## lab1
module lab1 #
(
	parameter WIDTHIN = 16,		 
	parameter WIDTHOUT = 32,	 
	parameter [WIDTHIN-1:0] A0 = 16'b01_00000000000000,  
	parameter [WIDTHIN-1:0] A1 = 16'b01_00000000000000,  
	parameter [WIDTHIN-1:0] A2 = 16'b00_10000000000000,  
	parameter [WIDTHIN-1:0] A3 = 16'b00_00101010101010,  
	parameter [WIDTHIN-1:0] A4 = 16'b00_00001010101010,  
	parameter [WIDTHIN-1:0] A5 = 16'b00_00000010001000   
)
(
	input clk,
	input reset,	
	input i_valid,
	input i_ready,
	output o_valid,
	output o_ready,
	input [WIDTHIN-1:0] i_x,
	output [WIDTHOUT-1:0] o_y
);
For scale: roughly 6,900 cells after synthesis, ~230 flip-flops, about 54 I/O pins.
Settings: LEC_CHECK=0, CAP_MARGIN=20, CELL_PAD_IN_SITES_GLOBAL_PLACEMENT=3, CORE_MARGIN=2, CORE_UTILIZATION=35, CTS_CLUSTER_DIAMETER=220, GPL_TIMING_DRIVEN=0, MAX_ROUTING_LAYER=met4, MIN_ROUTING_LAYER=met1, PLACE_DENSITY_LB_ADDON=0.09, SETUP_SLACK_MARGIN=2.68, SLEW_MARGIN=20; clock period 11.1 ns.
run.sh (not shown) runs the stock make flow with config.mk's settings and CLKGATE_MAP_FILE=.
The first run finished clean.
Edit:
- CAP_MARGIN: 20 -> 10
- CELL_PAD_IN_SITES_GLOBAL_PLACEMENT: 3 -> unset
- CORE_UTILIZATION: 35 -> 72
- CTS_CLUSTER_DIAMETER: 220 -> unset
- CTS_CLUSTER_SIZE: unset -> 37
- GPL_TIMING_DRIVEN: 0 -> unset
- MAX_ROUTING_LAYER: met4 -> unset
- MIN_ROUTING_LAYER: met1 -> unset
- PLACE_DENSITY_LB_ADDON: 0.09 -> unset
- SETUP_SLACK_MARGIN: 2.68 -> unset
- clock period: 11.1 -> 6.45 ns (I/O delays scaled with it)
Outcome:
- The changed run completed, yet does not pass: negative setup slack
- synthesized cell count does not change
- clock-buffer cell count rises by 4
- first-iteration DRC count rises by 72%
- critical path depth rises by 4
- global-route usage rises by 16 points
- final area rises by 11%
- flip-flop count is unchanged

---

Setup of try-quartz:
lab1 again, from the RTL that the note above started with.
make LEC_CHECK=0 CAP_MARGIN=20 CELL_PAD_IN_SITES_DETAIL_PLACEMENT=0 CELL_PAD_IN_SITES_GLOBAL_PLACEMENT=0 CORE_MARGIN=2 CORE_UTILIZATION=70 CTS_CLUSTER_SIZE=52 GPL_ROUTABILITY_DRIVEN=1 MAX_ROUTING_LAYER=met4 PLACE_DENSITY_LB_ADDON=0.01 SLEW_MARGIN=5 finish   # period 6.91 ns
[try-quartz] flow finished | final checks: failed | reasons: setup timing
The inputs of try-indigo differ from those of try-quartz as listed below.
Settings: GPL_ROUTABILITY_DRIVEN: 1 -> unset; CTS_CLUSTER_SIZE: 52 -> unset; PLACE_DENSITY_LB_ADDON: 0.01 -> 0.0; CORE_UTILIZATION: 70 -> 72; SETUP_SLACK_MARGIN: unset -> 1.82; CELL_PAD_IN_SITES_GLOBAL_PLACEMENT: 0 -> unset; SLEW_MARGIN: 5 -> 20; MAX_ROUTING_LAYER: met4 -> unset; CELL_PAD_IN_SITES_DETAIL_PLACEMENT: 0 -> unset; the clock period (ns, I/O delays scaled along): 6.91 -> 7.8.
Results
- Of try-quartz and try-indigo, just one finished clean: try-indigo.
- Completing all stages was not enough for try-quartz: its layout failed the final checks because of setup timing.
- Re relative area change from synthesis to final layout: try-quartz was lower than try-indigo.
- Highest net fanout along the worst path up 2 in try-indigo wrt try-quartz
- Post-layout period usage of the worst path is lower on try-indigo
- A uppermost layer routed of met4 is what try-quartz shows, while met5 belongs to try-indigo.
- NOTE: largest net degree at the start of global routing in try-indigo exceeds that of try-quartz
- Number of nets in the layout is lower on try-indigo
- Sort try-indigo and try-quartz by global-route usage over all layers asc -> top: try-quartz
Setup changes, try-indigo to try-lagoon
Settings: SETUP_SLACK_MARGIN removed (was 1.82); PLACE_DENSITY_LB_ADDON removed (was 0.0); CORE_UTILIZATION changed from 72 to 40; the clock period (ns, I/O delays scaled along) changed from 7.8 to 7.83.
==> comparison <==
Going from try-indigo to try-lagoon, total number of vias shrinks by 15%.
For try-lagoon, the launch point of the critical path was F1[12]$_DFFE_PP_, unlike try-indigo, where it was x1[2]$_DFFE_PP_.
Final-layout clock-cell area share essentially unchanged between try-lagoon and try-indigo.
Looking at global router's overall resource usage, try-lagoon sits 22 points below try-indigo.
Flop share of the area: try-lagoon vs try-indigo up 0.86 points
Clock latency on the worst-skew pair: try-lagoon < try-indigo
Lower critical path depth goes to try-lagoon over try-indigo.
NOTE wire length try-indigo->try-lagoon decreased by more than 10%
[inputs] try-fjord vs try-lagoon
Settings: SETUP_SLACK_MARGIN newly set to 0.94; CAP_MARGIN changed from 20 to 5; CORE_UTILIZATION changed from 40 to 72; CTS_CLUSTER_SIZE newly set to 15; TNS_END_PERCENT newly set to 95; the clock period (ns, I/O delays scaled along) changed from 7.83 to 7.11.
- The final report for try-fjord shows a completed flow and a layout that fails verification, specifically setup timing.
- In terms of clock-pin slew on the worst setup and hold paths, try-fjord and try-lagoon differ only marginally.
- Going from try-lagoon to try-fjord, final-layout fill cell count shrinks by 10688.
- Wire: try-fjord routes more than try-lagoon
diff inputs: try-fjord => try-nickel
Settings: putting CTS_CLUSTER_DIAMETER at 213 where nothing was set; swapping 5 for 20 in CAP_MARGIN; clearing TNS_END_PERCENT, which used to be 95; swapping 0.94 for -0.46 in SETUP_SLACK_MARGIN; clearing CTS_CLUSTER_SIZE, which used to be 15; swapping 7.11 for 4.72 in the clock period (ns, I/O delays scaled along).
==> results <==
Compared to try-fjord, try-nickel reaches a lower achievable clock.
Although it ran to completion, try-fjord produced a layout that fails the final checks because of setup timing.
try-nickel: complete, dirty (setup timing)
Compared to try-fjord, try-nickel has number of CTS-inserted buffers about 13% higher.
try-nickel vs. try-fjord: portion of the layout cell area used by non-clock buffers grew by 2.6 points, global-route usage grew by 1.2 points.
Modified inputs, try-willow compared to try-nickel
Settings: CTS_CLUSTER_DIAMETER no longer set, was 213; CORE_UTILIZATION now 40, was 72; SETUP_SLACK_MARGIN now 2.28, was -0.46; the clock period (ns, I/O delays scaled along) now 7.83, was 4.72.
[summary]
- try-willow | stages: all done | timing, DRC, antenna: all pass
- For the instance count after placement with tap cells included, try-willow came in about 1.6% higher than try-nickel did.
- Changes observed in try-willow relative to try-nickel: sequential share of layout area flat, headroom to the max-slew limit decreased 14 points, hold violation count in the final report comparable.
- For try-nickel, the highest routing layer actually used was met5, unlike try-willow, where it was met4.
- Of try-nickel and try-willow, the run reporting the lower number of logic stages on the critical path including buffering was try-willow.
- Filler cell count in the final layout, try-nickel and try-willow, lower one = try-nickel.
- On worst hold slack, try-nickel and try-willow are neck and neck.
